==> design.v <==
module ControlUnit(
  input  [5:0] io_opcode,
  output       io_output0,
  output       io_output1,
  output       io_output2,
  output       io_output3,
  output       io_output4,
  output       io_output5
);
  assign io_output0 = io_opcode[0];
  assign io_output1 = io_opcode[1];
  assign io_output2 = io_opcode[2];
  assign io_output3 = io_opcode[3];
  assign io_output4 = io_opcode[4];
  assign io_output5 = io_opcode[5];
endmodule
module ALU(
  input  [5:0]  io_sel,
  input  [31:0] io_oper1,
  input  [31:0] io_oper2,
  output reg        io_comparisonResult,
  output reg [31:0] io_result
);
  wire [63:0] product = io_oper1 * io_oper2;
  always @(*) begin
    io_result = 32'h0;
    io_comparisonResult = 1'b0;
    case (io_sel)
      6'b010000: io_result = io_oper1 + io_oper2;           
      6'b010001: io_result = io_oper1 + io_oper2;           
      6'b010010: io_result = io_oper1 - io_oper2;           
      6'b100000: io_result = product[31:0];                 
      6'b000100: io_comparisonResult = 1'b1;                
      6'b000101: io_comparisonResult = io_oper1 == io_oper2;  
      6'b000110: io_comparisonResult = io_oper1 < io_oper2;   
      6'b001000: io_result = io_oper2;                      
      6'b001001: io_result = io_oper1;                      
      6'b001010: io_result = io_oper1;                      
      default: ;
    endcase
  end
endmodule
module RegisterFile(
  input         clock,
  input  [4:0]  io_aSel,
  input  [4:0]  io_bSel,
  input  [31:0] io_writeData,
  input  [4:0]  io_writeSel,
  input         io_writeEnable,
  output [31:0] io_a,
  output [31:0] io_b
);
  reg [31:0] regs [0:31];
  always @(posedge clock) begin
    if (io_writeEnable) begin
      regs[io_writeSel] <= io_writeData;
    end
  end
  assign io_a = regs[io_aSel];
  assign io_b = regs[io_bSel];
endmodule
module ProgramCounter(
  input         clock,
  input         reset,
  input         io_stop,
  input         io_jump,
  input         io_run,
  input  [15:0] io_programCounterJump,
  output [15:0] io_programCounter
);
  reg  [15:0] countReg;
  wire [15:0] adderOutput = countReg + 16'h1;
  wire        stopped = io_stop | ~io_run;
  assign io_programCounter = countReg;
  always @(posedge clock) begin
    if (reset) begin
      countReg <= 16'h0;
    end else if (!stopped) begin
      if (io_jump) begin
        countReg <= io_programCounterJump;
      end else begin
        countReg <= adderOutput;
      end
    end
  end
endmodule
module CPUTop(
  input         clock,
  input         reset,
  input         run,
  output        done,
  output [15:0] imem_addr,
  input  [31:0] imem_rdata,
  output [15:0] dmem_addr,
  input  [31:0] dmem_rdata,
  output        dmem_we,
  output [31:0] dmem_wdata
);
  wire [15:0] pc;
  wire [31:0] instruction = imem_rdata;
  wire [5:0]  opcode = instruction[31:26];
  wire [15:0] data = instruction[15:0];
  wire cu0, cu1, cu2, cu3, cu4, cu5;
  wire [31:0] regA, regB, aluResult;
  wire        cmp;
  wire isSD  = opcode == 6'b001001;
  wire isLD  = opcode == 6'b001010;
  wire isEND = opcode == 6'b111111;
  wire isImm = (opcode == 6'b010000) | (opcode == 6'b001000);
  ControlUnit controlUnit(
    .io_opcode(opcode),
    .io_output0(cu0), .io_output1(cu1), .io_output2(cu2),
    .io_output3(cu3), .io_output4(cu4), .io_output5(cu5)
  );
  wire swapSel = cu2 | isSD;
  wire [4:0] aSel = swapSel ? instruction[25:21] : instruction[20:16];
  wire [4:0] bSel = swapSel ? instruction[20:16] : instruction[15:11];
  wire active = run & ~reset;
  wire regWE = active & (isLD | ((cu5 | cu4 | cu3) & ~isSD & ~isEND));
  wire [31:0] regWD = (isSD | isLD) ? dmem_rdata : aluResult;
  RegisterFile registerFile(
    .clock(clock),
    .io_aSel(aSel), .io_bSel(bSel),
    .io_writeData(regWD), .io_writeSel(instruction[25:21]),
    .io_writeEnable(regWE),
    .io_a(regA), .io_b(regB)
  );
  ALU alu(
    .io_sel(opcode),
    .io_oper1(regA),
    .io_oper2(isImm ? {16'h0, data} : regB),
    .io_comparisonResult(cmp),
    .io_result(aluResult)
  );
  ProgramCounter programCounter(
    .clock(clock), .reset(reset),
    .io_stop(isEND),
    .io_jump(cu2 & cmp),
    .io_run(run),
    .io_programCounterJump(data),
    .io_programCounter(pc)
  );
  assign imem_addr  = pc;
  assign dmem_addr  = isLD ? regA[15:0] : regB[15:0];
  assign dmem_we    = active & isSD;
  assign dmem_wdata = aluResult;
  assign done       = ~run | isEND;
endmodule
==> run.sh <==
#!/bin/bash
# the make line also repeats each setting of config.mk as NAME=value (left out here)
make -C /OpenROAD-flow-scripts/flow DESIGN_CONFIG=/design/flow/config.mk WORK_HOME=/design/flow/orfs CLKGATE_MAP_FILE= finish
==> config.mk <==
export PLATFORM = sky130hd
export DESIGN_NAME = CPUTop
export DESIGN_NICKNAME = CPUTop
export VERILOG_FILES = /design/flow/design.v
export SDC_FILE = /design/flow/constraint.sdc
export NUM_CORES = 4
export LEC_CHECK = 0
export CAP_MARGIN = 20
export CORE_MARGIN = 2
export CORE_UTILIZATION = 37
export SLEW_MARGIN = 20
==> constraint.sdc <==
create_clock -name core_clock -period 21.2 [get_ports {clock}]
set_input_delay 4.2400 -clock core_clock [delete_from_list [all_inputs] [get_ports {clock}]]
set_output_delay 4.2400 -clock core_clock [all_outputs]
set_load 0.01 [all_outputs]
==> flow_summary.json, run 1 <==
{
  "drv_cap": 0,
  "chipWidth_um": 444,
  "core-area_sq_mm": 0.192,
  "routed_via_density": 6.39,
  "slew_headroom": 0.107,
  "finalHoldViolCount": 0,
  "cts.clk_slew.worst_paths_ns": 0.06,
  "dr_wl_met3_um": 43300,
  "fp.dieArea_sq_mm": 0.197,
  "vias": 63600,
  "fp_util": 0.372,
  "top_layer": "met5",
  "top_cells_by_area": "edfxtp_1 43%, fa_1 11%, nand2_1 8.4%",
  "cts_hold_buf": 0,
  "rows": 161,
  "drtPass1Iterations": 8,
  "htree_levels": 3,
  "clock-sinks": 1040,
  "area_growth_pct": 13.5,
  "yosysTopAreaCell": "edfxtp_1",
  "most_common_cell": "nand2_1",
  "log.warning_count": 58,
  "critPathKind": "in -> out",
  "ys.flops": 1040,
  "muxShareOfSynthArea": 0.0378,
  "ys_sh_xor": 0.0110,
  "rrSetupSlack_ns": 10.38,
  "wl_um": 325000,
  "avgSynthCellArea_sq_um": 9.95,
  "cp_num_buf_inv": 16,
  "routedWlPerCell_um": 32.7,
  "edf_count": 1024,
  "ant_nets": 0,
  "min_path_cells": 2,
  "logic_family": "simple AND/OR/NAND/NOR gates",
  "fmax_mhz": 47.7,
  "cp_data_arrival_time_ns": 16.74,
  "synth_top_area_share": 0.429,
  "ios": 133,
  "final_nets": 7996,
  "cp_common_cell": "buf_4",
  "status": "no timing/DRC/antenna violations",
  "port-buffer-count": 132,
  "yosysWarnings": 3,
  "yosys_cells": 7199,
  "setup_viol": 0,
  "r2r-start": "registerFile.regs[28][2]",
  "crit_cells": 45,
  "place_ws_ns": -0.344,
  "die_y_um": 444,
  "wl_met2_um": 138000,
  "synthAoiAreaFrac": 0.124,
  "synthArstFlopShare": 0,
  "hold_class": "reg -> reg",
  "critical_path.top_delay_family": "adder cells",
  "crit_slowest_cell": "a31oi_2",
  "min_to": "programCounter.countReg[15]",
  "syn-instance-count": 7199,
  "overflow": 0,
  "cp-end-kind": "primary output",
  "clockRootBuffer": "clkbuf_16",
  "drt_iter0_drc": 10800,
  "fin_worst_skew_ns": 0.0415,
  "grt_usage": 0.319,
  "flop_cell": "edfxtp_1",
  "grt_pass1_vias": 60300,
  "layout_setup_ws_ns": 0.215,
  "rr_worst_depth": 34,
  "yosysSeqAreaShare": 0.434,
  "tns_ns": 0,
  "ys_sh_simple": 0.181,
  "drv_slew": 0,
  "post_synth_num_cell_types": 103,
  "drc": 0,
  "min_from": "programCounter.countReg[15]",
  "fin_crit_ns": 20.98,
  "crit_start": "imem_rdata[27]",
  "clkLatencyLatePin_ns": 0.76,
  "grt_max_degree": 94,
  "crit_required_ns": 16.96,
  "wl_met1_um": 118000,
  "grt_pass1_wl_um": 451000,
  "clock_path_buffers": 3,
  "syn-cell-area_sq_mm": 0.0716,
  "cts_tree": "done",
  "top_cells_by_count": "1603 x nand2_1, 1024 x edfxtp_1, 511 x inv_1",
  "setup.worst_path.end": "dmem_wdata[31]",
  "antenna_found_initial": 18,
  "routabilityCongestion": 1.01,
  "cp_max_fo": 12,
  "startpoint_type": "primary input",
  "slowest_delay_ns": 0.81,
  "synthesis.nets": 7864,
  "hpwl_um": 217000,
  "worst_pin_slew_ns": 1.33,
  "rr_endpoint": "registerFile.regs[9][30]",
  "ys_area_sq_mm": 0.0716,
  "period_used_share": 0.990,
  "ys_sh_adder": 0.147,
  "numCtsBuffers": 108
}
-- timing repair --
action,4_1_cts,5_1_grt
cloned,0,4
pin swaps,1,7
setup buffers,1,13
gates resized,3,27
endpoints found under the setup margin,1,4
-- metal layers --
| metal | up-vias | GRT usage |
|---|---|---|
| li1 | 25800 | - |
| met3 | 1268 | 0.0887 |
| met4 | 8 | 0.218 |
| met2 | 5180 | 0.474 |
| met1 | 31300 | 0.403 |
| met5 | - | 0 |
-- stage by stage --
step | area (sq um) | hold slack (ns) | std cells | util
2_1_floorplan | 71600 | 0.512 | 7199 | -
6_report | 81300 | 0.517 | 9959 | 0.423
3_3_place_gp | 77300 | 0.496 | 9728 | 0.402
4_1_cts | 81000 | 0.520 | 9925 | 0.421
3_5_place_dp | 77400 | 0.506 | 9728 | 0.402
5_1_grt | 81300 | 0.553 | 9945 | 0.422
-- cell type report --
cell class / instances / area [sq um]
inverter: 532 / 2000
fill: 18300 / 111000
clock inverter: 71 / 782
timing repair buffer: 525 / 4790
antenna: 16 / 40.0
multi-input combinational: 5124 / 36700
sequential: 1040 / 31100
clock buffer: 125 / 2790
tap: 2526 / 3160
==> run 2, diff against run 1 <==
Settings changed: CORE_UTILIZATION 37 to 40, CTS_CLUSTER_SIZE set to 59, GPL_TIMING_DRIVEN set to 1, HOLD_SLACK_MARGIN set to 0.29, MAX_ROUTING_LAYER set to met4.
Clock period 21.2 ns to 17.3 ns, I/O delays scaled along.
==> run 2 against run 1 <==
  * Still clean
  * Flip-flop count unchanged
  * Non-clock buffer count grew 742
  * Global-route usage rose by 5.0 points
  * Setup slack got worse by 0.0038 ns
  * Die size is 7.4% lower
  * Critical endpoint unchanged
  * Highest routed layer is now met4
==> flow_summary.json, run 2 <==
{
  "status": "no timing/DRC/antenna violations",
  "final_nets": 8739,
  "wl_um": 337000,
  "log.warning_count": 59,
  "clockRootBuffer": "clkbuf_16",
  "setup.worst_path.end": "dmem_wdata[31]",
  "yosysTopAreaCell": "edfxtp_1",
  "grt_pass1_wl_um": 465000,
  "nFillCells": 16100,
  "cts_tree": "done",
  "post_synth_num_cell_types": 103,
  "slowest_delay_ns": 0.56,
  "yosysWarnings": 3,
  "finalHoldViolCount": 0,
  "layout_setup_ws_ns": 0.211,
  "drv_slew": 0,
  "core-area_sq_mm": 0.178,
  "overflow": 0,
  "clkLatencyLatePin_ns": 0.76,
  "ys_sh_adder": 0.147,
  "routedWlPerCell_um": 31.9,
  "clock-sinks": 1040,
  "vias": 66000,
  "ys.flops": 1040,
  "setup_viol": 0,
  "ys_area_sq_mm": 0.0716,
  "drt_iter0_drc": 10500,
  "crit_start": "imem_rdata[30]",
  "cts.clk_slew.worst_paths_ns": 0.06,
  "die_y_um": 427,
  "synthArstFlopShare": 0,
  "edf_count": 1024,
  "area_growth_pct": 25.0,
  "ios": 133,
  "rows": 155,
  "synthesis.nets": 7864,
  "grt_pass1_vias": 62500,
  "hpwl_um": 234000,
  "place_ws_ns": -1.64,
  "port-buffer-count": 132,
  "chipWidth_um": 427,
  "ys_sh_simple": 0.181,
  "cp-end-kind": "primary output",
  "tns_ns": 0,
  "fp.dieArea_sq_mm": 0.182,
  "muxShareOfSynthArea": 0.0378,
  "grt_usage": 0.369,
  "min_from": "programCounter.countReg[15]",
  "slew_headroom": 0.157,
  "numCtsBuffers": 110,
  "syn-cell-area_sq_mm": 0.0716,
  "cp_num_buf_inv": 18,
  "flop_cell": "edfxtp_1",
  "min_path_cells": 2,
  "cp_data_arrival_time_ns": 13.63,
  "comb_area_sq_mm": 0.0377,
  "rrSetupSlack_ns": 7.39,
  "period_used_share": 0.988,
  "rr_endpoint": "registerFile.regs[21][23]",
  "synth_top_area_share": 0.429,
  "critical_path.top_delay_family": "adder cells",
  "yosysSeqAreaShare": 0.434,
  "drv_cap": 0,
  "routabilityCongestion": 1.02,
  "drc": 0,
  "rr_worst_depth": 41,
  "min_to": "programCounter.countReg[15]",
  "syn-instance-count": 7199,
  "startpoint_type": "primary input",
  "fin_area_sq_mm": 0.0896,
  "ys_sh_xor": 0.0110,
  "fp_util": 0.402,
  "placed_area_sq_mm": 0.0829,
  "cp_max_fo": 14,
  "routed_via_density": 6.26,
  "synthAoiAreaFrac": 0.124,
  "fmax_mhz": 58.5,
  "r2r-start": "registerFile.regs[9][2]",
  "htree_levels": 3,
  "worst_pin_slew_ns": 1.26,
  "yosys_cells": 7199,
  "logic_family": "simple AND/OR/NAND/NOR gates",
  "clock_path_buffers": 3,
  "critPathKind": "in -> out",
  "fin_crit_ns": 17.09,
  "top_cells_by_count": "1603 x nand2_1, 1024 x edfxtp_1, 511 x inv_1",
  "hold_class": "reg -> reg",
  "register_area_sq_mm": 0.0311,
  "crit_required_ns": 13.84,
  "avgSynthCellArea_sq_um": 9.95,
  "fin_worst_skew_ns": 0.0409,
  "crit_slowest_cell": "fa_1",
  "grt_max_degree": 64,
  "crit_cells": 46,
  "most_common_cell": "nand2_1",
  "final_util": 0.503,
  "top_cells_by_area": "edfxtp_1 43%, fa_1 11%, nand2_1 8.4%",
  "drtPass1Iterations": 12,
  "antenna_found_initial": 16,
  "ant_nets": 0
}
==> run 2: cell type report <==
cell class                 count  share of cell area
tap                         2355              0.0329
timing repair buffer        1267               0.136
clock buffer                 130              0.0318
clock inverter                79             0.00852
sequential                  1040               0.347
multi-input combinational   5123               0.421
antenna                       16            0.000447
inverter                     532              0.0225
==> run 2: layer usage <==
| metal | vias to the layer above | global-route usage | wire (um) |
|---|---|---|---|
| li1 | 27300 | - | - |
| met1 | 32600 | 0.458 | 123000 |
| met2 | 4959 | 0.551 | 148000 |
| met3 | 1092 | 0.0835 | 41400 |
| met4 | 0 | 0.217 | 24900 |
| met5 | - | - | 0 |
==> run 2: through the flow <==
step | std cells | hold WS, ns
global placement | 10200 | 0.506
floorplan | 7199 | 0.512
global route | 10500 | 0.548
detailed placement | 10200 | 0.501
finish | 10500 | 0.516
CTS | 10500 | 0.511
==> run 2: timing repair <==
item	CTS	global route
endpoints found under the setup margin	15	10
cloned	6	10
setup buffers	43	58
pin swaps	34	89
hold buffers	0	0
resized	181	248
==> run 3, diff against run 2 <==
Settings changed: CELL_PAD_IN_SITES_DETAIL_PLACEMENT set to 1, CELL_PAD_IN_SITES_GLOBAL_PLACEMENT set to 3, CORE_ASPECT_RATIO set to 0.84, CORE_UTILIZATION 40 to 32, CTS_CLUSTER_DIAMETER set to 204, CTS_CLUSTER_SIZE 59 to 62, GPL_ROUTABILITY_DRIVEN set to 1, GPL_TIMING_DRIVEN 1 to 0, HOLD_SLACK_MARGIN 0.29 to 0.17, MAX_ROUTING_LAYER met4 to unset, MIN_ROUTING_LAYER set to met2, PLACE_DENSITY_LB_ADDON set to 0.18, TNS_END_PERCENT set to 85.
Clock period 17.3 ns to 11.4 ns, I/O delays scaled along.
==> run 3 against run 2 <==
  * The flow now stops in global routing
  * Synthesized area stayed put
  * Die size is 25% higher
  * Synthesized cell count stayed put
==> flow_summary.json, run 3 <==
{
  "status": "stopped before the end",
  "lastStage": "global routing",
  "error_line": "[ERROR GRT-0116] Global routing finished with congestion. Check the congestion regions in the DRC Viewer.",
  "placed_area_sq_mm": 0.0827,
  "overflow": 7009,
  "logic_family": "simple AND/OR/NAND/NOR gates",
  "most_common_cell": "nand2_1",
  "edf_count": 1024,
  "grt_usage": 0.924,
  "numCtsBuffers": 20,
  "syn-instance-count": 7199,
  "ys_area_sq_mm": 0.0716,
  "clockRootBuffer": "clkbuf_16",
  "core-area_sq_mm": 0.223,
  "rows": 159,
  "yosysSeqAreaShare": 0.434,
  "dpl.cell_count": 10500,
  "yosysTopAreaCell": "edfxtp_1",
  "port-buffer-count": 125,
  "top_cells_by_area": "edfxtp_1 43%, fa_1 11%, nand2_1 8.4%",
  "flop_cell": "edfxtp_1",
  "avgSynthCellArea_sq_um": 9.95,
  "htree_levels": 1,
  "yosysWarnings": 3,
  "clock-sinks": 1040,
  "synthAoiAreaFrac": 0.124,
  "top_cells_by_count": "1603 x nand2_1, 1024 x edfxtp_1, 511 x inv_1",
  "hpwl_um": 441000,
  "synth_top_area_share": 0.429,
  "ys.flops": 1040,
  "synthesis.nets": 7864,
  "syn-cell-area_sq_mm": 0.0716,
  "ios": 133,
  "clock_path_buffers": 3,
  "ys_sh_xor": 0.0110,
  "ys_sh_adder": 0.147,
  "routabilityCongestion": 1.20,
  "yosys_cells": 7199,
  "cts_hold_buf": 0,
  "muxShareOfSynthArea": 0.0378,
  "chipWidth_um": 520,
  "fp_util": 0.321,
  "post_synth_num_cell_types": 103,
  "die_y_um": 438,
  "ys_sh_simple": 0.181,
  "fp.dieArea_sq_mm": 0.228,
  "synthArstFlopShare": 0
}
==> run 3: repair_timing <==
item / 4_1_cts
cloned: 6
resized: 1756
pin swaps: 167
buffers inserted: 472
setup endpoints to repair: 948
==> run 3: through the flow <==
stage / utilization / TNS, ns / hold WS [ns] / setup WS [ns]
2_1_floorplan: - / -55.70 / 0.512 / -2.16
3_3_place_gp: 0.349 / -7167.02 / 0.487 / -10.35
3_5_place_dp: 0.371 / -4634.73 / 0.513 / -8.90
4_1_cts: 0.426 / -507.49 / 0.536 / -3.78
==> run 3: routing by layer <==
metal  track usage  GRT overflow
met1             -             -
met2         0.900           273
met3          1.09          5797
met4         0.689           310
met5         0.942           629
==> run 4, diff against run 3 <==
Settings changed: CAP_MARGIN 20 to 40, CELL_PAD_IN_SITES_DETAIL_PLACEMENT 1 to unset, CELL_PAD_IN_SITES_GLOBAL_PLACEMENT 3 to unset, CORE_ASPECT_RATIO 0.84 to 1.21, CORE_UTILIZATION 32 to 54, CTS_CLUSTER_DIAMETER 204 to unset, CTS_CLUSTER_SIZE 62 to unset, HOLD_SLACK_MARGIN 0.17 to 0.15, PLACE_DENSITY_LB_ADDON 0.18 to unset, SETUP_SLACK_MARGIN set to 0.77, SLEW_MARGIN 20 to 15, TNS_END_PERCENT 85 to 95.
Clock period 11.4 ns to 17.5 ns, I/O delays scaled along.
==> run 4 against run 3 <==
  * The run again fails in global routing
  * Die size decreased by 40%
  * Synthesized area unchanged
  * Synthesized cell count unchanged
==> flow_summary.json, run 4 <==
{
  "synthAoiAreaFrac": 0.124,
  "logic_family": "simple AND/OR/NAND/NOR gates",
  "synthesis.nets": 7864,
  "routabilityCongestion": 1.41,
  "yosysWarnings": 3,
  "top_cells_by_area": "edfxtp_1 43%, fa_1 11%, nand2_1 8.4%",
  "die_y_um": 405,
  "numCtsBuffers": 101,
  "syn-cell-area_sq_mm": 0.0716,
  "status": "stopped before the end",
  "ys.flops": 1040,
  "grt_usage": 1.06,
  "chipWidth_um": 335,
  "top_cells_by_count": "1603 x nand2_1, 1024 x edfxtp_1, 511 x inv_1",
  "htree_levels": 3,
  "lastStage": "global routing",
  "muxShareOfSynthArea": 0.0378,
  "fp_util": 0.542,
  "ys_sh_xor": 0.0110,
  "post_synth_num_cell_types": 103,
  "ys_sh_adder": 0.147,
  "syn-instance-count": 7199,
  "overflow": 7766,
  "clockRootBuffer": "clkbuf_16",
  "most_common_cell": "nand2_1",
  "clock_path_buffers": 3,
  "ys_sh_simple": 0.181,
  "place_ws_ns": -4.33,
  "edf_count": 1024,
  "synthArstFlopShare": 0,
  "yosysSeqAreaShare": 0.434,
  "yosysTopAreaCell": "edfxtp_1",
  "core-area_sq_mm": 0.132,
  "clock-sinks": 1040,
  "port-buffer-count": 125,
  "ys_area_sq_mm": 0.0716,
  "cts_hold_buf": 0,
  "rows": 147,
  "ios": 133,
  "avgSynthCellArea_sq_um": 9.95,
  "error_line": "[ERROR GRT-0116] Global routing finished with congestion. Check the congestion regions in the DRC Viewer.",
  "fp.dieArea_sq_mm": 0.136,
  "flop_cell": "edfxtp_1",
  "yosys_cells": 7199,
  "hpwl_um": 332000,
  "synth_top_area_share": 0.429
}
run 4: routing by layer:
layer / GRT usage / overflow
met4: 0.990 / 1073
met2: 1.04 / 2227
met3: 1.13 / 4043
met5: 1.01 / 423
met1: - / -
run 4: stage by stage:
step | setup TNS (ns) | instances | hold slack [ns] | cell area [sq um]
floorplan | 0 | 7199 | 0.512 | 71600
global placement | -1249.09 | 9037 | 0.488 | 75000
detailed placement | -179.72 | 9294 | 0.501 | 79800
CTS | 0 | 9740 | 0.511 | 90500
run 4: timing repair:
| action | CTS |
|---|---|
| buffers inserted | 260 |
| resized | 1340 |
| pin swaps | 111 |
| endpoints found under the setup margin | 370 |
| hold endpoints to repair | 0 |
==> run 5, diff against run 4 <==
Settings changed: CAP_MARGIN 40 to 20, CORE_ASPECT_RATIO 1.21 to unset, CORE_UTILIZATION 54 to 57, CTS_CLUSTER_SIZE set to 100, GPL_ROUTABILITY_DRIVEN 1 to unset, GPL_TIMING_DRIVEN 0 to unset, HOLD_SLACK_MARGIN 0.15 to unset, MIN_ROUTING_LAYER met2 to unset, SETUP_SLACK_MARGIN 0.77 to unset, SLEW_MARGIN 15 to 20, TNS_END_PERCENT 95 to unset.
Clock period 17.5 ns to 13.0 ns, I/O delays scaled along.
==> run 5 against run 4 <==
  * Now fails the layout checks on negative setup slack
  * Die size is 5.2% lower
  * Synthesized cell count unchanged
  * Synthesized area stayed put
==> flow_summary.json, run 5 <==
{
  "die_y_um": 359,
  "crit_required_ns": 10.40,
  "period_used_share": 1.16,
  "cp_num_buf_inv": 14,
  "so.violations": "negative setup slack",
  "final_nets": 8964,
  "clkLatencyLatePin_ns": 0.77,
  "port-buffer-count": 132,
  "muxShareOfSynthArea": 0.0378,
  "drc": 0,
  "critPathKind": "in -> out",
  "numCtsBuffers": 107,
  "top_cells_by_area": "edfxtp_1 43%, fa_1 11%, nand2_1 8.4%",
  "synthAoiAreaFrac": 0.124,
  "clock_path_buffers": 3,
  "synth_top_area_share": 0.429,
  "overflow": 0,
  "htree_levels": 3,
  "comb_area_sq_mm": 0.0388,
  "fin_crit_ns": 15.04,
  "yosysSeqAreaShare": 0.434,
  "yosysTopAreaCell": "edfxtp_1",
  "crit_cells": 41,
  "rrSetupSlack_ns": 3.32,
  "fin_cells": 10100,
  "crit_start": "imem_rdata[31]",
  "min_path_cells": 2,
  "clock-sinks": 1040,
  "rows": 130,
  "syn-instance-count": 7199,
  "setup_viol": 23,
  "hold_class": "reg -> reg",
  "ys_sh_adder": 0.147,
  "edf_count": 1024,
  "cp-end-kind": "primary output",
  "routed_via_density": 6.89,
  "grt_max_degree": 54,
  "critical_path.top_delay_family": "adder cells",
  "rr_endpoint": "registerFile.regs[1][30]",
  "fp.dieArea_sq_mm": 0.129,
  "startpoint_type": "primary input",
  "routabilityCongestion": 1.03,
  "chipWidth_um": 359,
  "post_synth_num_cell_types": 103,
  "hpwl_um": 226000,
  "vias": 69300,
  "fp_util": 0.572,
  "ys_sh_simple": 0.181,
  "drtPass1Iterations": 7,
  "area_growth_pct": 28.3,
  "ys_area_sq_mm": 0.0716,
  "register_area_sq_mm": 0.0311,
  "drv_slew": 0,
  "dpl.cell_count": 9593,
  "antenna_found_initial": 20,
  "cts.clk_slew.worst_paths_ns": 0.06,
  "routedWlPerCell_um": 33.2,
  "flop_cell": "edfxtp_1",
  "synthesis.nets": 7864,
  "cp_common_cell": "fa_1",
  "setup.worst_path.end": "dmem_wdata[30]",
  "synthArstFlopShare": 0,
  "top_cells_by_count": "1603 x nand2_1, 1024 x edfxtp_1, 511 x inv_1",
  "rr_worst_depth": 35,
  "log.warning_count": 65,
  "wl_um": 334000,
  "drt_iter0_drc": 11900,
  "fin_worst_skew_ns": 0.0578,
  "slowest_delay_ns": 0.58,
  "tns_ns": -31.47,
  "final_util": 0.734,
  "syn-cell-area_sq_mm": 0.0716,
  "worst_pin_slew_ns": 1.22,
  "nFillCells": 8826,
  "grt_usage": 0.506,
  "core-area_sq_mm": 0.125,
  "fmax_mhz": 66.5,
  "min_to": "programCounter.countReg[15]",
  "grt_pass1_vias": 65300,
  "yosysWarnings": 3,
  "avgSynthCellArea_sq_um": 9.95,
  "most_common_cell": "nand2_1",
  "ios": 133,
  "finalHoldViolCount": 0,
  "drv_cap": 0,
  "cp_max_fo": 6,
  "ant_nets": 0,
  "cts_tree": "done",
  "layout_setup_ws_ns": -2.04,
  "yosys_cells": 7199,
  "r2r-start": "registerFile.regs[8][2]",
  "grt_pass1_wl_um": 459000,
  "ys_sh_xor": 0.0110,
  "clockRootBuffer": "clkbuf_16",
  "logic_family": "simple AND/OR/NAND/NOR gates",
  "place_ws_ns": -3.05,
  "slew_headroom": 0.186,
  "status": "complete, but fails checks",
  "min_from": "programCounter.countReg[15]",
  "cp_data_arrival_time_ns": 12.44,
  "crit_slowest_cell": "a211oi_4",
  "rsz0062_at_grt": "true",
  "ys.flops": 1040
}
## run 5: final cells by class
cell class / count / share of cell area
clock buffer: 118 / 0.0296
tap: 1650 / 0.0225
timing repair buffer: 1496 / 0.157
antenna: 16 / 0.000436
clock inverter: 77 / 0.00760
inverter: 532 / 0.0228
multi-input combinational: 5122 / 0.422
sequential: 1040 / 0.338
## run 5: metrics by stage
step / area (sq um) / hold WS, ns
after detailed placement: 83500 / 0.500
after global placement: 83500 / 0.479
after floorplan: 72600 / 0.512
after global routing: 91900 / 0.529
final: 91900 / 0.514
after CTS: 90100 / 0.512
## run 5: timing repair
item	4_1_cts	5_1_grt
setup endpoints to repair	26	26
hold buffers	0	0
buffers inserted	171	72
endpoints found under the hold margin	0	0
pin swaps	156	149
gates cloned	11	8
gates resized	515	231
## run 5: per-layer routing
metal / track usage / vias up / routed length [um]
li1: - / 27800 / -
met1: 0.616 / 33100 / 109000
met2: 0.731 / 6474 / 138000
met3: 0.174 / 1817 / 52500
met4: 0.407 / 18 / 34500
met5: 0.00556 / - / 208
==> run 6, diff against run 5 <==
Settings changed: ABC_AREA set to 0, CORE_UTILIZATION 57 to 60, CTS_CLUSTER_SIZE 100 to 59, HOLD_SLACK_MARGIN set to -0.09, SETUP_SLACK_MARGIN set to 2.56.
Clock period 13.0 ns to 9.67 ns, I/O delays scaled along.
==> run 6 against run 5 <==
  * Still fails the layout checks on negative setup slack
  * Clock-buffer cell count is 13 higher
  * Global-route usage up 3.4 points
  * Via count up 3.8%
  * Register-to-register slack worse by 3.4 ns
  * Sequential share of layout area down 0.95 points
  * Final area grew 2.9%
  * Synthesized cell count stayed put
  * Die size decreased by 4.9%
  * Setup slack worse by 2.0 ns
  * Final cell count is 1.4% higher
==> flow_summary.json, run 6 <==
{
  "most_common_cell": "nand2_1",
  "hold_class": "reg -> reg",
  "routed_via_density": 7.05,
  "log.warning_count": 63,
  "crit_start": "imem_rdata[30]",
  "synthesis.nets": 7864,
  "yosysTopAreaCell": "edfxtp_1",
  "yosysSeqAreaShare": 0.434,
  "syn-instance-count": 7199,
  "yosysWarnings": 3,
  "min_path_cells": 2,
  "top_cells_by_count": "1603 x nand2_1, 1024 x edfxtp_1, 511 x inv_1",
  "drtPass1Iterations": 10,
  "antenna_found_initial": 18,
  "cts.clk_slew.worst_paths_ns": 0.06,
  "grt_usage": 0.540,
  "muxShareOfSynthArea": 0.0378,
  "tns_ns": -1095.98,
  "min_to": "programCounter.countReg[15]",
  "cp_data_arrival_time_ns": 11.78,
  "routabilityCongestion": 1.05,
  "finalHoldViolCount": 0,
  "clock-sinks": 1040,
  "place_ws_ns": -5.23,
  "grt_max_degree": 54,
  "dpl.cell_count": 9740,
  "overflow": 0,
  "layout_setup_ws_ns": -4.04,
  "crit_slowest_cell": "fa_1",
  "logic_family": "simple AND/OR/NAND/NOR gates",
  "so.violations": "negative setup slack",
  "cp_max_fo": 17,
  "drv_cap": 0,
  "flop_cell": "edfxtp_1",
  "crit_cells": 43,
  "wl_um": 340000,
  "synthArstFlopShare": 0,
  "drt_iter0_drc": 13700,
  "fp_util": 0.606,
  "min_from": "programCounter.countReg[15]",
  "clkLatencyLatePin_ns": 0.79,
  "setup_viol": 781,
  "drv_slew": 0,
  "fmax_mhz": 72.9,
  "core-area_sq_mm": 0.118,
  "setup.worst_path.end": "dmem_wdata[28]",
  "numCtsBuffers": 107,
  "startpoint_type": "primary input",
  "r2r-start": "registerFile.regs[28][2]",
  "ys_area_sq_mm": 0.0716,
  "yosys_cells": 7199,
  "fp.dieArea_sq_mm": 0.122,
  "routedWlPerCell_um": 33.3,
  "grt_pass1_vias": 68300,
  "chipWidth_um": 350,
  "slew_headroom": 0.115,
  "ys_sh_xor": 0.0110,
  "rr_endpoint": "registerFile.regs[4][29]",
  "ios": 133,
  "clockRootBuffer": "clkbuf_16",
  "die_y_um": 350,
  "cts_hold_buf": 0,
  "port-buffer-count": 132,
  "syn-cell-area_sq_mm": 0.0716,
  "post_synth_num_cell_types": 103,
  "grt_pass1_wl_um": 470000,
  "avgSynthCellArea_sq_um": 9.95,
  "cp_num_buf_inv": 20,
  "ant_nets": 0,
  "cp-end-kind": "primary output",
  "rrSetupSlack_ns": -0.12,
  "rows": 126,
  "cp_common_cell": "fa_1",
  "top_cells_by_area": "edfxtp_1 43%, fa_1 11%, nand2_1 8.4%",
  "hpwl_um": 226000,
  "ys.flops": 1040,
  "drc": 0,
  "critical_path.top_delay_family": "adder cells",
  "fin_cells": 10200,
  "critPathKind": "in -> out",
  "vias": 71900,
  "ys_sh_simple": 0.181,
  "fin_worst_skew_ns": 0.0625,
  "worst_pin_slew_ns": 1.32,
  "status": "complete, but fails checks",
  "synth_top_area_share": 0.429,
  "synthAoiAreaFrac": 0.124,
  "slowest_delay_ns": 0.58,
  "final_nets": 9219,
  "rr_worst_depth": 42,
  "crit_required_ns": 7.74,
  "rsz0062_at_grt": "true",
  "cts_tree": "done",
  "clock_path_buffers": 3,
  "ys_sh_adder": 0.147,
  "fin_crit_ns": 13.71,
  "htree_levels": 3,
  "area_growth_pct": 32.0,
  "edf_count": 1024,
  "worst_hold_slack_ns": 0.535,
  "period_used_share": 1.42
}
[run 6: area by class of cell]
| class | count | area [sq um] |
|---|---|---|
| antenna | 15 | 37.5 |
| clock buffer | 131 | 2790 |
| clock inverter | 69 | 836 |
| fill | 7318 | 23700 |
| inverter | 532 | 2070 |
| multi-input combinational | 5126 | 39100 |
| sequential | 1040 | 31100 |
| tap | 1536 | 1920 |
| timing repair buffer | 1747 | 16700 |
[run 6: layer usage]
metal / vias to the layer above / global-route usage / share of wire
li1: 28300 / - / -
met1: 34000 / 0.644 / 0.31
met2: 7298 / 0.767 / 0.41
met3: 2244 / 0.213 / 0.17
met4: 14 / 0.455 / 0.11
met5: - / 0 / 0.00032
[run 6: what timing repair did]
action | in CTS | in global routing
setup buffers | 127 | 85
pin swaps | 138 | 146
setup endpoints to repair | 1056 | 1056
gates cloned | 15 | 14
gates resized | 436 | 274
[run 6: through the flow]
step                      instance area, sq um  utilization
after CTS                                92200        0.780
after global routing                     94500        0.799
after global placement                   85700        0.724
after floorplan                          73100            -
after detailed placement                 85700        0.725
final                                    94500        0.800
==> run 7, diff against run 6 <==
Settings changed: ABC_AREA 0 to unset, CORE_UTILIZATION 60 to 57, CTS_CLUSTER_DIAMETER set to 356, CTS_CLUSTER_SIZE 59 to 15, HOLD_SLACK_MARGIN -0.09 to unset, SETUP_SLACK_MARGIN 2.56 to 1.72, TNS_END_PERCENT set to 50.
Clock period 9.67 ns to 9.57 ns, I/O delays scaled along.
==> run 7 against run 6 <==
  * Still fails the layout checks on negative setup slack
  * Final cell count down 0.24%
  * Register-to-register slack worse by 1.5 ns
  * Sequential share of layout area is 0.97 points higher
  * First-iteration DRC count is 12% lower
  * Global-route usage is 3.1 points lower
  * Routed wire length shrank 2.3%
  * Flip-flop count unchanged
==> flow_summary.json, run 7 <==
{
  "layout_setup_ws_ns": -4.00,
  "slew_headroom": 0.135,
  "port-buffer-count": 132,
  "post_synth_num_cell_types": 103,
  "ys_area_sq_mm": 0.0716,
  "rr_worst_depth": 60,
  "crit_start": "imem_rdata[30]",
  "hold_class": "reg -> reg",
  "hpwl_um": 231000,
  "r2r-start": "registerFile.regs[29][2]",
  "grt_pass1_wl_um": 463000,
  "min_path_cells": 2,
  "critical_path.top_delay_family": "adder cells",
  "cp-end-kind": "primary output",
  "setup_viol": 798,
  "ys_sh_simple": 0.181,
  "chipWidth_um": 359,
  "log.warning_count": 63,
  "critPathKind": "in -> out",
  "synthArstFlopShare": 0,
  "wl_um": 332000,
  "syn-cell-area_sq_mm": 0.0716,
  "cts_tree": "done",
  "crit_slowest_cell": "fa_1",
  "antenna_found_initial": 22,
  "period_used_share": 1.42,
  "ys.flops": 1040,
  "synthesis.nets": 7864,
  "flop_cell": "edfxtp_1",
  "place_ws_ns": -4.89,
  "ys_sh_adder": 0.147,
  "clock_path_buffers": 3,
  "rows": 130,
  "yosys_cells": 7199,
  "fin_crit_ns": 13.57,
  "cts_hold_buf": 0,
  "syn-instance-count": 7199,
  "synth_top_area_share": 0.429,
  "fp.dieArea_sq_mm": 0.129,
  "most_common_cell": "nand2_1",
  "ios": 133,
  "fin_worst_skew_ns": 0.0571,
  "cp_common_cell": "fa_1",
  "clkLatencyLatePin_ns": 0.74,
  "edf_count": 1024,
  "muxShareOfSynthArea": 0.0378,
  "crit_required_ns": 7.66,
  "rr_endpoint": "registerFile.regs[20][20]",
  "numCtsBuffers": 79,
  "fmax_mhz": 73.7,
  "status": "complete, but fails checks",
  "top_cells_by_area": "edfxtp_1 43%, fa_1 11%, nand2_1 8.4%",
  "grt_pass1_vias": 65900,
  "drtPass1Iterations": 7,
  "drv_cap": 0,
  "grt_usage": 0.508,
  "synthAoiAreaFrac": 0.124,
  "area_growth_pct": 28.2,
  "avgSynthCellArea_sq_um": 9.95,
  "vias": 69300,
  "top_cells_by_count": "1603 x nand2_1, 1024 x edfxtp_1, 511 x inv_1",
  "min_to": "programCounter.countReg[15]",
  "drt_iter0_drc": 12000,
  "final_nets": 9161,
  "clock-sinks": 1040,
  "routed_via_density": 6.82,
  "slowest_delay_ns": 0.57,
  "cts.clk_slew.worst_paths_ns": 0.08,
  "htree_levels": 3,
  "clockRootBuffer": "clkbuf_16",
  "drc": 0,
  "overflow": 0,
  "cp_max_fo": 8,
  "nFillCells": 9121,
  "routedWlPerCell_um": 32.7,
  "routabilityCongestion": 1.05,
  "cp_num_buf_inv": 12,
  "setup.worst_path.end": "dmem_wdata[30]",
  "finalHoldViolCount": 0,
  "fin_area_sq_mm": 0.0918,
  "yosysTopAreaCell": "edfxtp_1",
  "rrSetupSlack_ns": -1.65,
  "crit_cells": 41,
  "die_y_um": 359,
  "fp_util": 0.572,
  "ant_nets": 0,
  "drv_slew": 0,
  "worst_pin_slew_ns": 1.29,
  "placed_area_sq_mm": 0.0860,
  "logic_family": "simple AND/OR/NAND/NOR gates",
  "startpoint_type": "primary input",
  "yosysWarnings": 3,
  "yosysSeqAreaShare": 0.434,
  "grt_max_degree": 52,
  "min_from": "programCounter.countReg[15]",
  "cp_data_arrival_time_ns": 11.66,
  "ys_sh_xor": 0.0110,
  "core-area_sq_mm": 0.125,
  "rsz0062_at_grt": "true",
  "so.violations": "negative setup slack"
}
==> run 7: per-layer routing <==
metal,up-vias,part of all wire,GRT usage
li1,28100,-,-
met5,-,0.00044,0
met1,33100,0.33,0.630
met2,6384,0.41,0.731
met3,1747,0.15,0.161
met4,15,0.11,0.417
==> run 7: timing repair <==
action	CTS	global route
gates resized	255	300
hold endpoints to repair	0	0
pin swaps	72	104
cloned	11	5
buffers inserted	100	53
setup endpoints to repair	992	983
==> run 7: cell type report <==
class | count | area, sq um | area share
Sequential cell | 1040 | 31100 | 0.338
Multi-Input combinational cell | 5122 | 38500 | 0.420
Tap cell | 1650 | 2060 | 0.0225
Antenna cell | 14 | 35.0 | 0.000382
Clock inverter | 6 | 96.3 | 0.00105
Timing Repair Buffer | 1721 | 15900 | 0.174
Inverter | 532 | 2050 | 0.0223
Clock buffer | 87 | 2030 | 0.0221
==> run 7: stage by stage <==
stage | cells | setup TNS [ns] | hold WS, ns | utilization
after floorplan | 7199 | -789.53 | 0.512 | -
after CTS | 10100 | -966.19 | 0.522 | 0.719
final | 10200 | -1043.08 | 0.523 | 0.733
after global placement | 9893 | -1929.79 | 0.485 | 0.686
after detailed placement | 9896 | -2027.12 | 0.488 | 0.687
after global routing | 10200 | -1177.11 | 0.563 | 0.733
==> run 8, diff against run 7 <==
Settings changed: CORE_UTILIZATION 57 to 59, CTS_CLUSTER_DIAMETER 356 to unset, CTS_CLUSTER_SIZE 15 to 57, SETUP_SLACK_MARGIN 1.72 to 0.25, TNS_END_PERCENT 50 to unset.
Clock period 9.57 ns to 9.67 ns, I/O delays scaled along.
==> run 8 against run 7 <==
  * Global-route usage is 1.4 points higher
  * Critical path type unchanged
  * Setup slack improved by 0.020 ns
  * Utilization rose by 5.5 points
  * Still fails the layout checks on negative setup slack
  * Flip-flop count is the same
  * Largest cell class unchanged
  * Non-clock buffer count rose by 83
==> flow_summary.json, run 8 <==
{
  "status": "complete, but fails checks",
  "so.violations": "negative setup slack",
  "setup.worst_path.end": "dmem_wdata[23]",
  "fin_area_sq_mm": 0.0947,
  "crit_cells": 45,
  "syn-instance-count": 7199,
  "overflow": 0,
  "worst_pin_slew_ns": 1.19,
  "routed_via_density": 6.88,
  "final_nets": 9276,
  "rsz0062_at_grt": "true",
  "yosysTopAreaCell": "edfxtp_1",
  "drt_iter0_drc": 12900,
  "fp.dieArea_sq_mm": 0.124,
  "rows": 127,
  "grt_pass1_wl_um": 468000,
  "vias": 71000,
  "fin_worst_skew_ns": 0.0868,
  "layout_setup_ws_ns": -3.98,
  "dr_wl_met3_um": 55400,
  "clock_path_buffers": 3,
  "yosysSeqAreaShare": 0.434,
  "period_used_share": 1.41,
  "synthesis.nets": 7864,
  "htree_levels": 3,
  "antenna_found_initial": 16,
  "fin_crit_ns": 13.65,
  "numCtsBuffers": 108,
  "routabilityCongestion": 1.04,
  "critical_path.top_delay_family": "adder cells",
  "area_growth_pct": 32.2,
  "nFillCells": 7670,
  "drv_slew": 0,
  "place_ws_ns": -5.75,
  "log.warning_count": 65,
  "hold_class": "reg -> reg",
  "fin_cells": 10300,
  "slowest_delay_ns": 0.56,
  "ys.flops": 1040,
  "synthAoiAreaFrac": 0.124,
  "ios": 133,
  "slew_headroom": 0.207,
  "cp_common_cell": "fa_1",
  "ys_sh_adder": 0.147,
  "most_common_cell": "nand2_1",
  "top_cells_by_area": "edfxtp_1 43%, fa_1 11%, nand2_1 8.4%",
  "drtPass1Iterations": 10,
  "clockRootBuffer": "clkbuf_16",
  "min_path_cells": 2,
  "startpoint_type": "primary input",
  "chipWidth_um": 352,
  "grt_pass1_vias": 68200,
  "ys_sh_xor": 0.0110,
  "core-area_sq_mm": 0.120,
  "top_layer": "met5",
  "crit_slowest_cell": "fa_2",
  "top_cells_by_count": "1603 x nand2_1, 1024 x edfxtp_1, 511 x inv_1",
  "cp-end-kind": "primary output",
  "cts_tree": "done",
  "drc": 0,
  "yosysWarnings": 3,
  "ant_nets": 0,
  "grt_max_degree": 64,
  "post_synth_num_cell_types": 103,
  "drv_cap": 0,
  "placed_area_sq_mm": 0.0860,
  "clock-sinks": 1040,
  "grt_usage": 0.523,
  "rr_endpoint": "registerFile.regs[12][25]",
  "crit_start": "imem_rdata[27]",
  "min_to": "programCounter.countReg[15]",
  "synth_top_area_share": 0.429,
  "rrSetupSlack_ns": -1.18,
  "edf_count": 1024,
  "cp_num_buf_inv": 15,
  "ys_area_sq_mm": 0.0716,
  "fmax_mhz": 73.3,
  "crit_required_ns": 7.74,
  "ys_sh_simple": 0.181,
  "min_from": "programCounter.countReg[15]",
  "muxShareOfSynthArea": 0.0378,
  "finalHoldViolCount": 0,
  "fp_util": 0.596,
  "avgSynthCellArea_sq_um": 9.95,
  "routedWlPerCell_um": 32.4,
  "critPathKind": "in -> out",
  "setup_viol": 783,
  "cts.clk_slew.worst_paths_ns": 0.06,
  "wl_met1_um": 105000,
  "r2r-start": "registerFile.regs[28][2]",
  "cp_data_arrival_time_ns": 11.72,
  "synthArstFlopShare": 0,
  "die_y_um": 352,
  "yosys_cells": 7199,
  "hpwl_um": 228000,
  "dpl.cell_count": 9842,
  "flop_cell": "edfxtp_1",
  "tns_ns": -1181.39,
  "wl_met2_um": 137000,
  "comb_area_sq_mm": 0.0390,
  "clkLatencyLatePin_ns": 0.79,
  "wl_um": 334000,
  "logic_family": "simple AND/OR/NAND/NOR gates",
  "rr_worst_depth": 57,
  "register_area_sq_mm": 0.0311,
  "syn-cell-area_sq_mm": 0.0716,
  "port-buffer-count": 132,
  "cp_max_fo": 8
}
-- run 8: per-stage QoR --
step	hold WS [ns]	util
after CTS	0.513	0.779
after global routing	0.566	0.788
final	0.503	0.789
after detailed placement	0.502	0.716
after floorplan	0.512	-
after global placement	0.481	0.716
-- run 8: repair_timing --
item / CTS / global route
setup buffers: 200 / 45
resized: 543 / 136
cloned: 19 / 5
pin swaps: 167 / 132
endpoints found under the setup margin: 848 / 783
hold buffers: 0 / 0
-- run 8: metal layers --
metal	GRT usage	up-vias
met5	0	-
met4	0.425	14
met3	0.193	2089
met2	0.755	6843
met1	0.627	33600
li1	-	28400
-- run 8: area by class of cell --
type | count | share of cell area
clock buffers | 127 | 0.0295
inverters | 532 | 0.0217
well taps | 1612 | 0.0213
diodes | 9 | 0.000238
multi-input cells | 5125 | 0.412
flip-flops and latches | 1040 | 0.328
repair buffers | 1804 | 0.180
clock inverters | 72 | 0.00794
==> run 9, diff against run 8 <==
Settings changed: CORE_UTILIZATION 59 to 70, CTS_CLUSTER_SIZE 57 to 43, HOLD_SLACK_MARGIN set to -0.09, SETUP_SLACK_MARGIN 0.25 to unset.
Clock period 9.67 ns to 14.7 ns, I/O delays scaled along.
==> run 9 against run 8 <==
  * The run now fails in global routing
  * Synthesized cell count stayed put
  * Die size is 16% lower
  * Synthesized area stayed put
==> flow_summary.json, run 9 <==
{
  "lastStage": "global routing",
  "rows": 117,
  "ys_sh_adder": 0.147,
  "syn-cell-area_sq_mm": 0.0716,
  "die_y_um": 324,
  "htree_levels": 3,
  "ys_sh_simple": 0.181,
  "ys_area_sq_mm": 0.0716,
  "status": "stopped before the end",
  "core-area_sq_mm": 0.102,
  "fp_util": 0.705,
  "post_synth_num_cell_types": 103,
  "synthesis.nets": 7864,
  "clock-sinks": 1040,
  "yosys_cells": 7199,
  "logic_family": "simple AND/OR/NAND/NOR gates",
  "edf_count": 1024,
  "routabilityCongestion": 1.13,
  "cts_hold_buf": 0,
  "top_cells_by_area": "edfxtp_1 43%, fa_1 11%, nand2_1 8.4%",
  "ys_sh_xor": 0.0110,
  "ys.flops": 1040,
  "synthArstFlopShare": 0,
  "muxShareOfSynthArea": 0.0378,
  "synthAoiAreaFrac": 0.124,
  "port-buffer-count": 132,
  "clock_path_buffers": 3,
  "ios": 133,
  "top_cells_by_count": "1603 x nand2_1, 1024 x edfxtp_1, 511 x inv_1",
  "yosysWarnings": 3,
  "chipWidth_um": 324,
  "yosysTopAreaCell": "edfxtp_1",
  "synth_top_area_share": 0.429,
  "fp.dieArea_sq_mm": 0.105,
  "syn-instance-count": 7199,
  "clockRootBuffer": "clkbuf_16",
  "yosysSeqAreaShare": 0.434,
  "flop_cell": "edfxtp_1",
  "numCtsBuffers": 102,
  "hpwl_um": 219000,
  "most_common_cell": "nand2_1",
  "avgSynthCellArea_sq_um": 9.95
}
==> run 9: through the flow <==
stage | cells | instance area, sq um | TNS [ns] | hold slack, ns | worst slack [ns]
after global placement | 9209 | 81800 | -26.08 | 0.490 | -1.85
after CTS | 9544 | 88600 | -5.74 | 0.535 | -0.872
after detailed placement | 9209 | 81800 | -29.19 | 0.525 | -2.02
after floorplan | 7199 | 72200 | -0.563 | 0.512 | -0.283
==> run 9: repair_timing <==
item                                    4_1_cts
endpoints found under the hold margin         0
gates resized                               510
endpoints found under the setup margin       23
gates cloned                                 19
setup buffers                               131
pin swaps                                   138
==> run 10, diff against run 9 <==
Settings changed: CAP_MARGIN 20 to 40, CORE_ASPECT_RATIO set to 1.79, CORE_UTILIZATION 70 to 54, CTS_CLUSTER_SIZE 43 to unset, GPL_TIMING_DRIVEN set to 0, HOLD_SLACK_MARGIN -0.09 to unset, SETUP_SLACK_MARGIN set to -0.72, TNS_END_PERCENT set to 35.
Clock period 14.7 ns to 17.5 ns, I/O delays scaled along.
==> run 10 against run 9 <==
  * The run again fails in global routing
  * Synthesized cell count stayed put
  * Synthesized area unchanged
  * Die size increased by 29%
==> flow_summary.json, run 10 <==
{
  "status": "stopped before the end",
  "lastStage": "global routing",
  "error_line": "[ERROR GRT-0116] Global routing finished with congestion. Check the congestion regions in the DRC Viewer.",
  "edf_count": 1024,
  "clockRootBuffer": "clkbuf_16",
  "top_cells_by_count": "1603 x nand2_1, 1024 x edfxtp_1, 511 x inv_1",
  "chipWidth_um": 276,
  "overflow": 2571,
  "numCtsBuffers": 90,
  "ios": 133,
  "syn-instance-count": 7199,
  "place_ws_ns": -4.61,
  "fp_util": 0.544,
  "grt_usage": 0.837,
  "post_synth_num_cell_types": 103,
  "yosys_cells": 7199,
  "ys_sh_simple": 0.181,
  "avgSynthCellArea_sq_um": 9.95,
  "flop_cell": "edfxtp_1",
  "rows": 178,
  "hpwl_um": 360000,
  "ys_sh_adder": 0.147,
  "port-buffer-count": 125,
  "yosysTopAreaCell": "edfxtp_1",
  "syn-cell-area_sq_mm": 0.0716,
  "clock-sinks": 1040,
  "clock_path_buffers": 3,
  "ys_sh_xor": 0.0110,
  "ys_area_sq_mm": 0.0716,
  "most_common_cell": "nand2_1",
  "top_cells_by_area": "edfxtp_1 43%, fa_1 11%, nand2_1 8.4%",
  "placed_area_sq_mm": 0.0803,
  "synthAoiAreaFrac": 0.124,
  "ys.flops": 1040,
  "synthArstFlopShare": 0,
  "yosysWarnings": 3,
  "fp.dieArea_sq_mm": 0.136,
  "muxShareOfSynthArea": 0.0378,
  "core-area_sq_mm": 0.132,
  "synth_top_area_share": 0.429,
  "htree_levels": 3,
  "die_y_um": 491,
  "synthesis.nets": 7864,
  "dpl.cell_count": 9304,
  "routabilityCongestion": 1.20,
  "cts_hold_buf": 0,
  "yosysSeqAreaShare": 0.434,
  "logic_family": "simple AND/OR/NAND/NOR gates"
}
==> run 10: what timing repair did <==
| action | CTS |
|---|---|
| setup buffers | 79 |
| endpoints found under the setup margin | 25 |
| pin swaps | 34 |
| gates resized | 768 |
==> run 10: routing by layer <==
metal	global-route usage	GRT overflow
met1	0.825	46
met2	0.990	1519
met3	0.688	104
met4	0.884	890
met5	0.356	12
==> run 10: per-stage QoR <==
step                      setup TNS (ns)
after floorplan                        0
after global placement          -1620.20
after detailed placement         -300.11
after CTS                          -6.06
==> run 11, diff against run 10 <==
Settings changed: ABC_AREA set to 1, CAP_MARGIN 40 to 20, CORE_ASPECT_RATIO 1.79 to unset, CORE_UTILIZATION 54 to 57, CTS_CLUSTER_SIZE set to 59, GPL_TIMING_DRIVEN 0 to unset, HOLD_SLACK_MARGIN set to -0.09, SETUP_SLACK_MARGIN -0.72 to unset, TNS_END_PERCENT 35 to unset.
Clock period 17.5 ns to 9.67 ns, I/O delays scaled along.
==> run 11 against run 10 <==
  * Now fails the layout checks on negative setup slack
  * Die size is 3.4% lower
  * Synthesized cell count increased by 20%
  * Synthesized area rose by 2.0%
==> flow_summary.json, run 11 <==
{
  "antenna_found_initial": 13,
  "die_y_um": 362,
  "crit_start": "imem_rdata[26]",
  "period_used_share": 1.35,
  "drc": 0,
  "yosys_cells": 8662,
  "rr_worst_depth": 49,
  "fin_crit_ns": 13.07,
  "rr_endpoint": "registerFile.regs[12][13]",
  "fp_util": 0.574,
  "dr_wl_met3_um": 56700,
  "fp.dieArea_sq_mm": 0.131,
  "core-area_sq_mm": 0.127,
  "startpoint_type": "primary input",
  "fin_worst_skew_ns": 0.107,
  "grt_pass1_wl_um": 475000,
  "clock_path_buffers": 3,
  "setup.worst_path.end": "dmem_wdata[29]",
  "routabilityCongestion": 1.10,
  "rrSetupSlack_ns": 0.48,
  "area_growth_pct": 32.6,
  "post_synth_num_cell_types": 58,
  "ant_nets": 0,
  "ys_area_sq_mm": 0.0731,
  "crit_cells": 52,
  "log.warning_count": 63,
  "most_common_cell": "nand2_1",
  "tns_ns": -608.88,
  "logic_family": "simple AND/OR/NAND/NOR gates",
  "yosysSeqAreaShare": 0.425,
  "rsz0062_at_grt": "true",
  "nFillCells": 8433,
  "top_cells_by_area": "edfxtp_1 42%, nand2_1 14%, nand3_1 14%",
  "grt_max_degree": 53,
  "syn-cell-area_sq_mm": 0.0731,
  "top_layer": "met5",
  "hold_class": "reg -> reg",
  "min_to": "programCounter.countReg[1]",
  "port-buffer-count": 132,
  "status": "complete, but fails checks",
  "cts_hold_buf": 0,
  "syn-instance-count": 8662,
  "htree_levels": 3,
  "yosysWarnings": 3,
  "clockRootBuffer": "clkbuf_16",
  "ys.flops": 1040,
  "placed_area_sq_mm": 0.0844,
  "cp_num_buf_inv": 17,
  "finalHoldViolCount": 0,
  "vias": 77100,
  "drt_iter0_drc": 14900,
  "cts_tree": "done",
  "slew_headroom": 0.0865,
  "final_nets": 10500,
  "grt_pass1_vias": 72100,
  "comb_area_sq_mm": 0.0399,
  "numCtsBuffers": 106,
  "so.violations": "negative setup slack",
  "synthesis.nets": 9327,
  "hpwl_um": 217000,
  "drv_slew": 0,
  "drtPass1Iterations": 30,
  "clkLatencyLatePin_ns": 0.81,
  "grt_usage": 0.500,
  "clock-sinks": 1040,
  "ys_sh_adder": 0.144,
  "ios": 133,
  "crit_required_ns": 7.74,
  "wl_um": 349000,
  "synth_top_area_share": 0.421,
  "setup_viol": 733,
  "fmax_mhz": 76.5,
  "worst_pin_slew_ns": 1.36,
  "register_area_sq_mm": 0.0311,
  "fin_area_sq_mm": 0.0970,
  "ys_sh_simple": 0.305,
  "flop_cell": "edfxtp_1",
  "r2r-start": "registerFile.regs[6][3]",
  "cp_common_cell": "nand3_1",
  "layout_setup_ws_ns": -3.40,
  "wl_met1_um": 112000,
  "final_util": 0.761,
  "edf_count": 1024,
  "fin_cells": 11600,
  "cp_data_arrival_time_ns": 11.13,
  "routed_via_density": 6.65,
  "critPathKind": "in -> out",
  "dpl.cell_count": 11100,
  "chipWidth_um": 362,
  "slowest_delay_ns": 0.61,
  "rows": 131,
  "yosysTopAreaCell": "edfxtp_1",
  "cp-end-kind": "primary output",
  "overflow": 0,
  "cts.clk_slew.worst_paths_ns": 0.07,
  "ys_sh_xor": 0.00431,
  "top_cells_by_count": "2662 x nand2_1, 1975 x nand3_1, 1024 x edfxtp_1",
  "crit_slowest_cell": "fa_2",
  "wl_met2_um": 145000,
  "cp_max_fo": 16,
  "muxShareOfSynthArea": 0,
  "synthAoiAreaFrac": 0.0392,
  "drv_cap": 0,
  "min_path_cells": 2,
  "critical_path.top_delay_family": "adder cells",
  "min_from": "programCounter.countReg[1]",
  "avgSynthCellArea_sq_um": 8.44,
  "routedWlPerCell_um": 30.1,
  "synthArstFlopShare": 0
}
## run 11: final cells by class
class,count,area share
Clock inverter,76,0.00919
Tap cell,1662,0.0214
Multi-Input combinational cell,6332,0.412
Inverter,747,0.0307
Sequential cell,1040,0.320
Timing Repair Buffer,1603,0.178
Timing Repair inverter,1,0.0000903
Clock buffer,122,0.0280
Antenna cell,10,0.000258
## run 11: through the flow
stage,setup WS (ns),hold slack (ns)
3_5_place_dp,-4.19,0.510
4_1_cts,-2.90,0.521
5_1_grt,-3.62,0.549
6_report,-3.40,0.525
2_1_floorplan,-1.76,0.518
3_3_place_gp,-4.20,0.515
## run 11: repair_timing
| action | 4_1_cts | 5_1_grt |
|---|---|---|
| resized | 756 | 507 |
| cloned | 45 | 28 |
| setup buffers | 163 | 103 |
| pin swaps | 170 | 152 |
| setup endpoints to repair | 765 | 733 |
## run 11: routing by layer
metal / up-vias / global-route usage
met1: 35900 / 0.618
met2: 7653 / 0.736
met3: 2272 / 0.157
li1: 31200 / -
met5: - / 0.00407
met4: 12 / 0.375
==> run 12, diff against run 11 <==
Settings changed: ABC_AREA 1 to unset, CTS_CLUSTER_DIAMETER set to 28, CTS_CLUSTER_SIZE 59 to unset, HOLD_SLACK_MARGIN -0.09 to unset, MAX_ROUTING_LAYER set to met4, TNS_END_PERCENT set to 50.
Clock period 9.67 ns to 9.57 ns, I/O delays scaled along.
==> run 12 against run 11 <==
  * Still fails the layout checks on negative setup slack
  * Sequential share of layout area decreased by 0.35 points
  * Die size decreased by 2.0%
  * Clock-buffer cell count increased by 134
  * Routed wire length decreased by 1.1%
  * Clock skew decreased by 0.0089 ns
  * Synthesized area decreased by 2.0%
  * Flip-flop count unchanged
  * Highest routed layer is now met4
==> flow_summary.json, run 12 <==
{
  "yosysSeqAreaShare": 0.434,
  "r2r-start": "registerFile.regs[7][4]",
  "cp_data_arrival_time_ns": 11.77,
  "crit_required_ns": 7.66,
  "area_growth_pct": 36.8,
  "clockRootBuffer": "clkbuf_16",
  "cp_num_buf_inv": 9,
  "clkLatencyLatePin_ns": 0.89,
  "routabilityCongestion": 1.06,
  "grt_pass1_vias": 69700,
  "yosysWarnings": 3,
  "yosys_cells": 7199,
  "logic_family": "simple AND/OR/NAND/NOR gates",
  "layout_setup_ws_ns": -4.12,
  "antenna_found_initial": 20,
  "period_used_share": 1.43,
  "tns_ns": -954.00,
  "routed_via_density": 6.85,
  "clock-sinks": 1040,
  "worst_pin_slew_ns": 1.26,
  "cts_tree": "done",
  "hpwl_um": 229000,
  "ys_area_sq_mm": 0.0716,
  "setup_viol": 766,
  "numCtsBuffers": 231,
  "ys_sh_simple": 0.181,
  "critical_path.top_delay_family": "adder cells",
  "cp-end-kind": "primary output",
  "synthArstFlopShare": 0,
  "hold_class": "reg -> reg",
  "post_synth_num_cell_types": 103,
  "dpl.cell_count": 9860,
  "muxShareOfSynthArea": 0.0378,
  "drv_cap": 0,
  "fp.dieArea_sq_mm": 0.129,
  "min_to": "programCounter.countReg[15]",
  "status": "complete, but fails checks",
  "ys_sh_adder": 0.147,
  "synth_top_area_share": 0.429,
  "yosysTopAreaCell": "edfxtp_1",
  "port-buffer-count": 132,
  "synthAoiAreaFrac": 0.124,
  "crit_start": "imem_rdata[29]",
  "clock_path_buffers": 3,
  "drtPass1Iterations": 10,
  "nFillCells": 8024,
  "drt_iter0_drc": 12900,
  "top_cells_by_area": "edfxtp_1 43%, fa_1 11%, nand2_1 8.4%",
  "flop_cell": "edfxtp_1",
  "fin_cells": 10500,
  "most_common_cell": "nand2_1",
  "cts_hold_buf": 0,
  "crit_slowest_cell": "a2111oi_0",
  "fin_worst_skew_ns": 0.0977,
  "critPathKind": "in -> out",
  "edf_count": 1024,
  "ios": 133,
  "core-area_sq_mm": 0.125,
  "drc": 0,
  "vias": 71900,
  "htree_levels": 4,
  "grt_usage": 0.550,
  "rsz0062_at_grt": "true",
  "fp_util": 0.572,
  "fmax_mhz": 73.1,
  "final_nets": 9285,
  "rrSetupSlack_ns": -1.68,
  "drv_slew": 0,
  "syn-cell-area_sq_mm": 0.0716,
  "crit_cells": 37,
  "die_y_um": 359,
  "avgSynthCellArea_sq_um": 9.95,
  "ys_sh_xor": 0.0110,
  "overflow": 0,
  "min_from": "programCounter.countReg[15]",
  "chipWidth_um": 359,
  "so.violations": "negative setup slack",
  "setup.worst_path.end": "dmem_wdata[31]",
  "syn-instance-count": 7199,
  "fin_crit_ns": 13.69,
  "finalHoldViolCount": 0,
  "slew_headroom": 0.156,
  "ys.flops": 1040,
  "min_path_cells": 2,
  "rr_worst_depth": 52,
  "routedWlPerCell_um": 32.9,
  "grt_max_degree": 70,
  "wl_um": 345000,
  "cp_max_fo": 31,
  "synthesis.nets": 7864,
  "final_util": 0.783,
  "rows": 130,
  "ant_nets": 0,
  "log.warning_count": 64,
  "top_cells_by_count": "1603 x nand2_1, 1024 x edfxtp_1, 511 x inv_1",
  "grt_pass1_wl_um": 486000,
  "rr_endpoint": "registerFile.regs[11][25]",
  "startpoint_type": "primary input",
  "cts.clk_slew.worst_paths_ns": 0.04,
  "slowest_delay_ns": 0.96
}
-- run 12: cell type report --
cell class / count / area, sq um / area share
antenna: 30 / 75.1 / 0.000766
clock buffer: 256 / 5900 / 0.0601
clock inverter: 178 / 2210 / 0.0226
inverter: 532 / 2070 / 0.0211
multi-input combinational: 5123 / 38600 / 0.394
sequential: 1040 / 31100 / 0.317
tap: 1650 / 2060 / 0.0211
timing repair buffer: 1692 / 16000 / 0.164
-- run 12: metrics by stage --
step	cell area (sq um)	hold WS [ns]	setup WS, ns
2_1_floorplan	72900	0.512	-3.25
3_3_place_gp	85700	0.479	-5.42
3_5_place_dp	85700	0.497	-5.36
4_1_cts	97400	0.508	-4.04
5_1_grt	98000	0.526	-4.24
6_report	98000	0.501	-4.12
-- run 12: timing repair --
action                                  in CTS  in global routing
buffers inserted                           144                 14
pin swaps                                  128                 29
cloned                                      22                  1
endpoints found under the setup margin     848                815
resized                                    519                 88
-- run 12: routing by layer --
| layer | wire length (um) | vias to the layer above | track usage |
|---|---|---|---|
| met5 | 0 | - | - |
| met4 | 35700 | 0 | 0.438 |
| met3 | 57000 | 2107 | 0.232 |
| met2 | 142000 | 6964 | 0.751 |
| met1 | 111000 | 34200 | 0.633 |
| li1 | - | 28600 | - |
